==> inputs of job 710 <==
==> flow/design.v <==
module alu_top (
    input             clk,
    input      [7:0]  a_in,
    input      [7:0]  b_in,
    input      [3:0]  command_in,
    input             oe,
    output reg [15:0] d_out
);
    reg [7:0] a_q, b_q;
    reg [3:0] cmd_q;
    reg       oe_q;
    wire [15:0] alu_out;
    always @(posedge clk) begin
        a_q   <= a_in;
        b_q   <= b_in;
        cmd_q <= command_in;
        oe_q  <= oe;
        d_out <= alu_out;
    end
    alu u_alu (.a_in(a_q), .b_in(b_q), .command_in(cmd_q), .oe(oe_q), .d_out(alu_out));
endmodule

module alu ( input [7:0]a_in,b_in,input [3:0]command_in,input oe,output [15:0]d_out);
	parameter 	ADD = 4'b0000,
				INC = 4'b0001,
				SUB =  4'b0010,
				DEC = 4'b0011,
				MUL = 4'b0100,
				DIV = 4'b0101,
				SHL = 4'b0110,
				SHR = 4'b0111,
				AND = 4'b1000,
				OR = 4'b1001,
				INV = 4'b1010,
				NAND = 4'b1011,
				NOR = 4'b1100,
				XOR = 4'b1101,
				XNOR = 4'b1110,
				BUF = 4'b1111;
	reg [15:0] out;
	always@(command_in,a_in,b_in)
		begin
			case(command_in)
				ADD : out = a_in+b_in;
				INC : out = a_in+1'b1;
				SUB : out = a_in-b_in;
				DEC : out = a_in-1'b1;
				MUL : out = a_in*b_in;
				DIV : out = (b_in == 8'd0) ? 16'hFFFF : a_in/b_in;
				SHL : out = a_in<<1;
				SHR : out = a_in>>1;
				AND : out = a_in&&b_in;
				OR : out = a_in||b_in;
				INV : out = !(a_in);
				NAND : out = ~(a_in&b_in);
				NOR : out = ~(a_in|b_in);
				XOR : out = a_in^b_in;
				XNOR : out = a_in~^b_in;
				BUF : out = a_in;
			endcase
		end
	assign d_out = (oe) ? out : 16'h0000;
endmodule  
==> flow/run.sh <==
#!/bin/bash
# the make line also repeats each setting of config.mk as NAME=value (left out here)
make -C /OpenROAD-flow-scripts/flow DESIGN_CONFIG=/design/flow/config.mk WORK_HOME=/design/flow/orfs CLKGATE_MAP_FILE= finish
==> flow/config.mk <==
export PLATFORM = sky130hd
export DESIGN_NAME = alu_top
export DESIGN_NICKNAME = alu_top
export VERILOG_FILES = /design/flow/design.v
export SDC_FILE = /design/flow/constraint.sdc
export NUM_CORES = 4
export LEC_CHECK = 0
export ABC_AREA = 1
export CAP_MARGIN = 0
export CORE_MARGIN = 2
export CORE_UTILIZATION = 70
export CTS_CLUSTER_DIAMETER = 102
export CTS_CLUSTER_SIZE = 11
export GPL_TIMING_DRIVEN = 0
export MIN_ROUTING_LAYER = met2
export SETUP_SLACK_MARGIN = 0.1
export SLEW_MARGIN = 20
==> flow/constraint.sdc <==
create_clock -name core_clock -period 24.0 [get_ports {clk}]
set_input_delay 4.8000 -clock core_clock [delete_from_list [all_inputs] [get_ports {clk}]]
set_output_delay 4.8000 -clock core_clock [all_outputs]
set_load 0.01 [all_outputs]
==> job 5802: changes against job 710 <==
- ABC_AREA: 1 -> not set
- CAP_MARGIN: 0 -> 20
- CORE_UTILIZATION: 70 -> 40
- CTS_CLUSTER_DIAMETER: 102 -> not set
- CTS_CLUSTER_SIZE: 11 -> not set
- GPL_TIMING_DRIVEN: 0 -> not set
- MIN_ROUTING_LAYER: met2 -> not set
- SETUP_SLACK_MARGIN: 0.1 -> not set
==> flow/constraint.sdc (replaced) <==
create_clock -name core_clock -period 23.5 [get_ports {clk}]
set_input_delay 4.7000 -clock core_clock [delete_from_list [all_inputs] [get_ports {clk}]]
set_output_delay 4.7000 -clock core_clock [all_outputs]
set_load 0.01 [all_outputs]
==> comparison <==
Job 5802 completed with no timing, DRC or antenna violations. Job 710 stopped in global routing (5_1_grt).
In job 5802 the synthesized area is lower than in job 710, by 2.5%.
Synthesized cell count: job 710 is higher than job 5802 (22%).
In job 5802 the die area is larger than in job 710, by about 70%.

* * *

==> inputs of 06-26 <==
Starts from the design.v that is shown in full above.
export LEC_CHECK = 0
export ABC_AREA = 1
export CAP_MARGIN = 15
export CORE_ASPECT_RATIO = 0.87
export CORE_MARGIN = 3
export CORE_UTILIZATION = 72
export CTS_CLUSTER_DIAMETER = 137
export MAX_ROUTING_LAYER = met4
export PLACE_DENSITY_LB_ADDON = 0.01
export SETUP_SLACK_MARGIN = 1.38
export SLEW_MARGIN = 40
create_clock -name core_clock -period 10.4 [get_ports {clk}]
run.sh (not shown) runs the stock make flow with config.mk's settings and CLKGATE_MAP_FILE=.
==> 05-28 (differences from 06-26) <==
Settings changed: ABC_AREA 1 to 0, CORE_MARGIN 3 to 2, CORE_UTILIZATION 72 to 33, MAX_ROUTING_LAYER met4 to not set, PLACE_DENSITY_LB_ADDON 0.01 to not set, SETUP_SLACK_MARGIN 1.38 to 2.69.
==> flow/constraint.sdc (replaced) <==
create_clock -name core_clock -period 16.9 [get_ports {clk}]
set_input_delay 3.3800 -clock core_clock [delete_from_list [all_inputs] [get_ports {clk}]]
set_output_delay 3.3800 -clock core_clock [all_outputs]
set_load 0.01 [all_outputs]
==> out/qor.yml <==
outcome:
  status: "finished with violations"
  violations: "negative setup slack"
timing:
  setup_ws_ns: -5.59
  setup_violations: 3
logic_synthesis:
  ys_top_cells_by_count: "ha_1, nor2_1, nand2_1, inv_1, a21oi_1"
  synth_seq_share: 0.0743
  ys_sh_aoi: 0.241
  simple_gate_share: 0.221
  syn_area_per_cell_sq_um: 7.59
  yosys-top-cells-area: "ha_1, fa_1, dfxtp_1, nor2_1, nand2_1"
  synthesis.area_sq_um: 9960
  logic_family: "adder cells"
  adder_share: 0.295
  mux_share: 0.0512
floorplanning:
  die_x_microns: 190
  row_count: 59
place:
  routabilityCongestion: 0.933
-- figures above: 05-28

==> out/qor.yml <==
outcome:
  status: "stopped before the end"
  lastStage: "3_5_place_dp"
  tool.error: "[ERROR DPL-0033] detailed placement checks failed during check placement."
logic_synthesis:
  syn-instance-count: 1597
  ys_top_cells_by_count: "nand2_1, inv_1, ha_1, nor2_1, o21ai_0"
  ys_sh_aoi: 0.155
  synthesis.area_sq_um: 10200
  logic_family: "simple AND/OR/NAND/NOR gates"
  syn_area_per_cell_sq_um: 6.40
  mux_share: 0
  synth_seq_share: 0.0725
floorplanning:
  fp_util: 0.756
  row_count: 39
place:
  routabilityCongestion: 1.15
-- figures above: 06-26

